==> zinc: inputs <==
// awstm
module awstm(
        pps,
        tevt,
        evt,
        rst_n,
        clk
    );
    input pps;
    input [31:0] tevt;
    output [31:0] evt;
    input rst_n;
    input clk;
    reg r_pps, r_awspps;
    reg [26:0] r_tcyc;       
    reg [26:0] r_td;         
    reg [30:0] r_awstm;      
    reg [30:0] r_tmev_next;  
    reg [31:0] r_set_tmev;  
    reg [10:0] r_tcor;       
    reg [10:0] r_tcor_max;   
    reg r_pps_lock;          
    wire evt_pps;            
    parameter [26:0] p_cyc_per_sec  = 27'd9_999;   
    parameter [26:0] p_pps_to       = 27'd14_999;  
    parameter [30:0] p_awstm_max    = 31'd99_999;   
    assign evt = r_set_tmev;
    assign evt_pps = pps & ~r_pps;
    wire [26:0] td_abs;
    wire [25:0] tmp1_td_abs;
    wire [25:0] tmp2_td_abs;
    wire [10:0] tmp_tcor_max;
    assign td_abs = (r_td[26] ? (~r_td + 17'd1): r_td);
    genvar i;
    assign tmp1_td_abs[25] = td_abs[25];  
    generate 
        for(i = 24; i >= 0; i=i-1) begin :g_tmp1_td_abs
            assign tmp1_td_abs[i] = td_abs[i+1] | td_abs[i];  
        end 
    endgenerate
    assign tmp2_td_abs[25] = tmp1_td_abs[25];
    generate
        for(i = 24; i >= 0; i=i-1) begin: g_tmp2_td_abs
            assign tmp2_td_abs[i] = tmp1_td_abs[i+1] ^ tmp1_td_abs[i];
        end
    endgenerate
    assign tmp_tcor_max[2:0] = 3'b000;
    generate 
        for(i = 0; i < 7; i=i+1) begin: g_tmp_tcor_max
            assign tmp_tcor_max[i+3] = tmp2_td_abs[25-i]; 
        end
    endgenerate
    assign tmp_tcor_max[10] = (tmp1_td_abs[20] & !tmp2_td_abs[20] ? 1'b0 : 1'b1); 
    always @(posedge clk or negedge rst_n) begin
  ...
export LEC_CHECK = 0
export ABC_AREA = 1
export CAP_MARGIN = 0
export CELL_PAD_IN_SITES_GLOBAL_PLACEMENT = 0
export CORE_ASPECT_RATIO = 0.89
export CORE_MARGIN = 2
export CORE_UTILIZATION = 71
export CTS_CLUSTER_DIAMETER = 219
export CTS_CLUSTER_SIZE = 14
export GPL_TIMING_DRIVEN = 1
export HOLD_SLACK_MARGIN = 0.29
export MIN_ROUTING_LAYER = met1
export PLACE_DENSITY_LB_ADDON = 0.06
export SETUP_SLACK_MARGIN = 0.23
export SLEW_MARGIN = 10
create_clock -name core_clock -period 0.799 [get_ports {clk}]
run.sh (not shown) runs the stock make flow with config.mk's settings and CLKGATE_MAP_FILE=.
==> maple (differences from zinc) <==
ABC_AREA = default   (was 1)
CAP_MARGIN = 20   (was 0)
CELL_PAD_IN_SITES_GLOBAL_PLACEMENT = default   (was 0)
CORE_ASPECT_RATIO = default   (was 0.89)
CORE_UTILIZATION = 27   (was 71)
CTS_CLUSTER_DIAMETER = default   (was 219)
CTS_CLUSTER_SIZE = default   (was 14)
GPL_TIMING_DRIVEN = default   (was 1)
HOLD_SLACK_MARGIN = default   (was 0.29)
MIN_ROUTING_LAYER = default   (was met1)
PLACE_DENSITY = 0.6   (was default)
PLACE_DENSITY_LB_ADDON = default   (was 0.06)
SETUP_SLACK_MARGIN = default   (was 0.23)
SLEW_MARGIN = 20   (was 10)
==> flow/constraint.sdc (replaced) <==
create_clock -name core_clock -period 4.27 [get_ports {clk}]
set_input_delay 0.8540 -clock core_clock [delete_from_list [all_inputs] [get_ports {clk}]]
set_output_delay 0.8540 -clock core_clock [all_outputs]
set_load 0.01 [all_outputs]
==> nickel (differences from zinc) <==
CORE_ASPECT_RATIO = 1.5   (was 0.89)
CTS_CLUSTER_DIAMETER = 356   (was 219)
SETUP_SLACK_MARGIN = 0.12   (was 0.23)
==> results <==
Between nickel and maple, the lower synthesized cell count is in maple (gap 50%, measured against maple). The highest die size belongs to maple, the lowest to zinc. Against zinc, the area after synthesis of maple is smaller by about 11%. nickel ended with an error in detailed placement, error DPL-0033. zinc died in detailed placement. maple completed with no timing, DRC or antenna violations.
==> figures <==
metric	nickel	maple	zinc
Post-synthesis sequential area ratio	27.4%	30.8%	27.4%
Status	aborted with a tool error	complete, no violations	aborted with a tool error
Last stage reached	detailed placement	-	detailed placement
Die W	124 um	229 um	160 um
Top cell type by instance count after synthesis	nand2_1	dfrtp_1	nand2_1
Syn Std Cell Area	15,400 um^2	13,700 um^2	15,400 um^2
Die Height	185 um	229 um	143 um
Post-synthesis mux area share	0%	3.43%	0%
Post-synthesis compound-gate area fraction	13.0%	18.5%	13.0%
Pre-Place Util	71.6%	27.4%	72.8%
Area enclosed by the die boundary	23,000 um^2	52,600 um^2	22,900 um^2
Synthesized-area fraction occupied by xor and xnor cells	5.79%	11.7%	5.79%
Share of synthesized cell area in and, or, nand and nor gates	34.1%	19.3%	34.1%
Cell count in the Yosys report	2,376	1,587	2,376


==> inputs of fjord <==
==> flow/design.v <==
`timescale 1ns / 1ps
module awstm(
        pps,
        tevt,
        evt,
        rst_n,
        clk
    );
    input pps;
    input [31:0] tevt;
    output [31:0] evt;
    input rst_n;
    input clk;
    reg r_pps, r_awspps;
    reg [26:0] r_tcyc;       
    reg [26:0] r_td;         
    reg [30:0] r_awstm;      
    reg [30:0] r_tmev_next;  
    reg [31:0] r_set_tmev;  
    reg [10:0] r_tcor;       
    reg [10:0] r_tcor_max;   
    reg r_pps_lock;          
    wire evt_pps;            
    parameter [26:0] p_cyc_per_sec  = 27'd9_999;   
    parameter [26:0] p_pps_to       = 27'd14_999;  
    parameter [30:0] p_awstm_max    = 31'd99_999;   
    assign evt = r_set_tmev;
    assign evt_pps = pps & ~r_pps;
    wire [26:0] td_abs;
    wire [25:0] tmp1_td_abs;
    wire [25:0] tmp2_td_abs;
    wire [10:0] tmp_tcor_max;
    assign td_abs = (r_td[26] ? (~r_td + 17'd1): r_td);
    genvar i;
    assign tmp1_td_abs[25] = td_abs[25];  
    generate 
        for(i = 24; i >= 0; i=i-1) begin :g_tmp1_td_abs
            assign tmp1_td_abs[i] = td_abs[i+1] | td_abs[i];  
        end 
    endgenerate
    assign tmp2_td_abs[25] = tmp1_td_abs[25];
    generate
        for(i = 24; i >= 0; i=i-1) begin: g_tmp2_td_abs
            assign tmp2_td_abs[i] = tmp1_td_abs[i+1] ^ tmp1_td_abs[i];
        end
    endgenerate
    assign tmp_tcor_max[2:0] = 3'b000;
    generate 
        for(i = 0; i < 7; i=i+1) begin: g_tmp_tcor_max
            assign tmp_tcor_max[i+3] = tmp2_td_abs[25-i]; 
        end
    endgenerate
    assign tmp_tcor_max[10] = (tmp1_td_abs[20] & !tmp2_td_abs[20] ? 1'b0 : 1'b1); 
    always @(posedge clk or negedge rst_n) begin
        if(rst_n == 1'b0) begin
            r_pps <= 1'b0;
            r_awspps <= 1'b0;
            r_pps_lock <= 1'b0;
            r_tcyc <= 27'd0;
            r_td <= 27'd0;
            r_tcor <= 11'd0;
            r_tcor_max <= 11'd1024;
            r_awstm <= 31'd0;
            r_tmev_next <= 31'd0;
            r_set_tmev <= 32'd0;
        end else begin
            r_pps <= pps;
            r_tcyc <= r_tcyc + 1;
            r_tcor_max <= tmp_tcor_max;
            if(r_tcor >= r_tcor_max) begin
                r_tcor <= 10'd0;
            end else begin
                r_tcor <= r_tcor + 1;
            end
            if(r_tcyc == p_cyc_per_sec) begin
                r_awspps <= 1'b1;
            end else begin
                r_awspps <= 1'b0;
            end
            if(evt_pps) begin
                r_pps_lock <= 1'b1;
                r_tcyc <= 27'd0;
                r_td <= r_td + p_cyc_per_sec + ~r_tcyc + 27'd1;
            end else begin
                if(r_tcyc == p_pps_to) begin  
                    r_pps_lock <= 1'b0;
                    r_tcyc <= (p_pps_to - p_cyc_per_sec);     
                end                
            end
            if(r_awstm >= p_awstm_max) begin
                r_awstm <= 31'd0;
            end else begin
                if(r_tcor == r_tcor_max) begin
                    if(r_td[26]) begin  
                        r_awstm <= r_awstm;
                        r_td <= r_td + 27'd1;
                    end else begin  
                        r_awstm <= r_awstm + 31'd2;
                        r_td <= r_td - 27'd1;
                    end
                end else begin
                    r_awstm <= r_awstm + 31'd1;
                end
            end
            if(r_tmev_next == r_awstm || (r_tmev_next + 31'd1) == r_awstm) begin
                r_set_tmev <= {r_pps_lock, r_awstm};
                r_tmev_next <= r_tmev_next + tevt;
            end
            if(r_tmev_next > p_awstm_max) begin
                r_tmev_next <= r_tmev_next + ~p_awstm_max + 31'd1;
            end             
        end
    end
endmodule
==> flow/run.sh <==
#!/bin/bash
# the make line also repeats each setting of config.mk as NAME=value (left out here)
make -C /OpenROAD-flow-scripts/flow DESIGN_CONFIG=/design/flow/config.mk WORK_HOME=/design/flow/orfs CLKGATE_MAP_FILE= finish
==> flow/config.mk <==
export PLATFORM = sky130hd
export DESIGN_NAME = awstm
export DESIGN_NICKNAME = awstm
export VERILOG_FILES = /design/flow/design.v
export SDC_FILE = /design/flow/constraint.sdc
export NUM_CORES = 4
export LEC_CHECK = 0
export ABC_AREA = 1
export CAP_MARGIN = 20
export CORE_MARGIN = 2
export CORE_UTILIZATION = 70
export CTS_CLUSTER_DIAMETER = 362
export CTS_CLUSTER_SIZE = 16
export HOLD_SLACK_MARGIN = -0.1
export SLEW_MARGIN = 20
==> flow/constraint.sdc <==
create_clock -name core_clock -period 2.37 [get_ports {clk}]
set_input_delay 0.4740 -clock core_clock [delete_from_list [all_inputs] [get_ports {clk}]]
set_output_delay 0.4740 -clock core_clock [all_outputs]
set_load 0.01 [all_outputs]
==> harbor (differences from fjord) <==
==> flow/config.mk (replaced) <==
export PLATFORM = sky130hd
export DESIGN_NAME = awstm
export DESIGN_NICKNAME = awstm
export VERILOG_FILES = /design/flow/design.v
export SDC_FILE = /design/flow/constraint.sdc
export NUM_CORES = 4
export LEC_CHECK = 0
export CAP_MARGIN = 20
export CORE_MARGIN = 2
export CORE_UTILIZATION = 40
export PLACE_DENSITY = 0.6
export SETUP_SLACK_MARGIN = 1.05
export SLEW_MARGIN = 20
export TNS_END_PERCENT = 10
==> flow/constraint.sdc (replaced) <==
create_clock -name core_clock -period 3.58 [get_ports {clk}]
set_input_delay 0.7160 -clock core_clock [delete_from_list [all_inputs] [get_ports {clk}]]
set_output_delay 0.7160 -clock core_clock [all_outputs]
set_load 0.01 [all_outputs]
==> comparison table <==
Cell Area, Synth: harbor 0.0137 mm2; fjord 0.0154 mm2
Final weighted congestion in routability-driven placement: harbor 0.859; fjord 1.04
Number of distinct library cell variants in the gate-level netlist after synthesis: harbor 80; fjord 45
Simple-gate portion of the synthesized area: harbor 0.193; fjord 0.341
Row Count: harbor 67; fjord 54
Die area: harbor 0.0358 mm2; fjord 0.0233 mm2
Adder and majority gate portion of the synthesized area: harbor 0.115; fjord 0.102
Placed wire-length estimate after detailed placement: harbor 27700 um; fjord 38800 um
Compound-cell area share of the yosys netlist: harbor 0.185; fjord 0.130
Status: harbor complete, no violations; fjord did not finish
Failing step: harbor -; fjord global routing (5_1_grt)
Register area share after synthesis: harbor 0.308; fjord 0.274
Cells in synth_stat.txt: harbor 1587; fjord 2376
Average instance area after synthesis: harbor 8.65 um2; fjord 6.50 um2
Fraction of the core area occupied by cells at floorplan: harbor 0.407; fjord 0.710
Width of the chip: harbor 189 um; fjord 153 um
Post-synthesis cell type with the largest instance count: harbor dfrtp_1; fjord nand2_1
Fraction of synthesized cell area in xor and xnor cells: harbor 0.117; fjord 0.0579
Setup slack after placement: harbor -361 ps; fjord -662 ps
PostCTS Resize Cnt: harbor 74; fjord 154
Post-CTS repair timing setup buffer count: harbor 28; fjord 20
DP Area: harbor 0.0155 mm2; fjord 0.0187 mm2
Gate count of the mapped netlist: harbor 1587; fjord 2376
Synth top area share: harbor 0.306; fjord 0.272
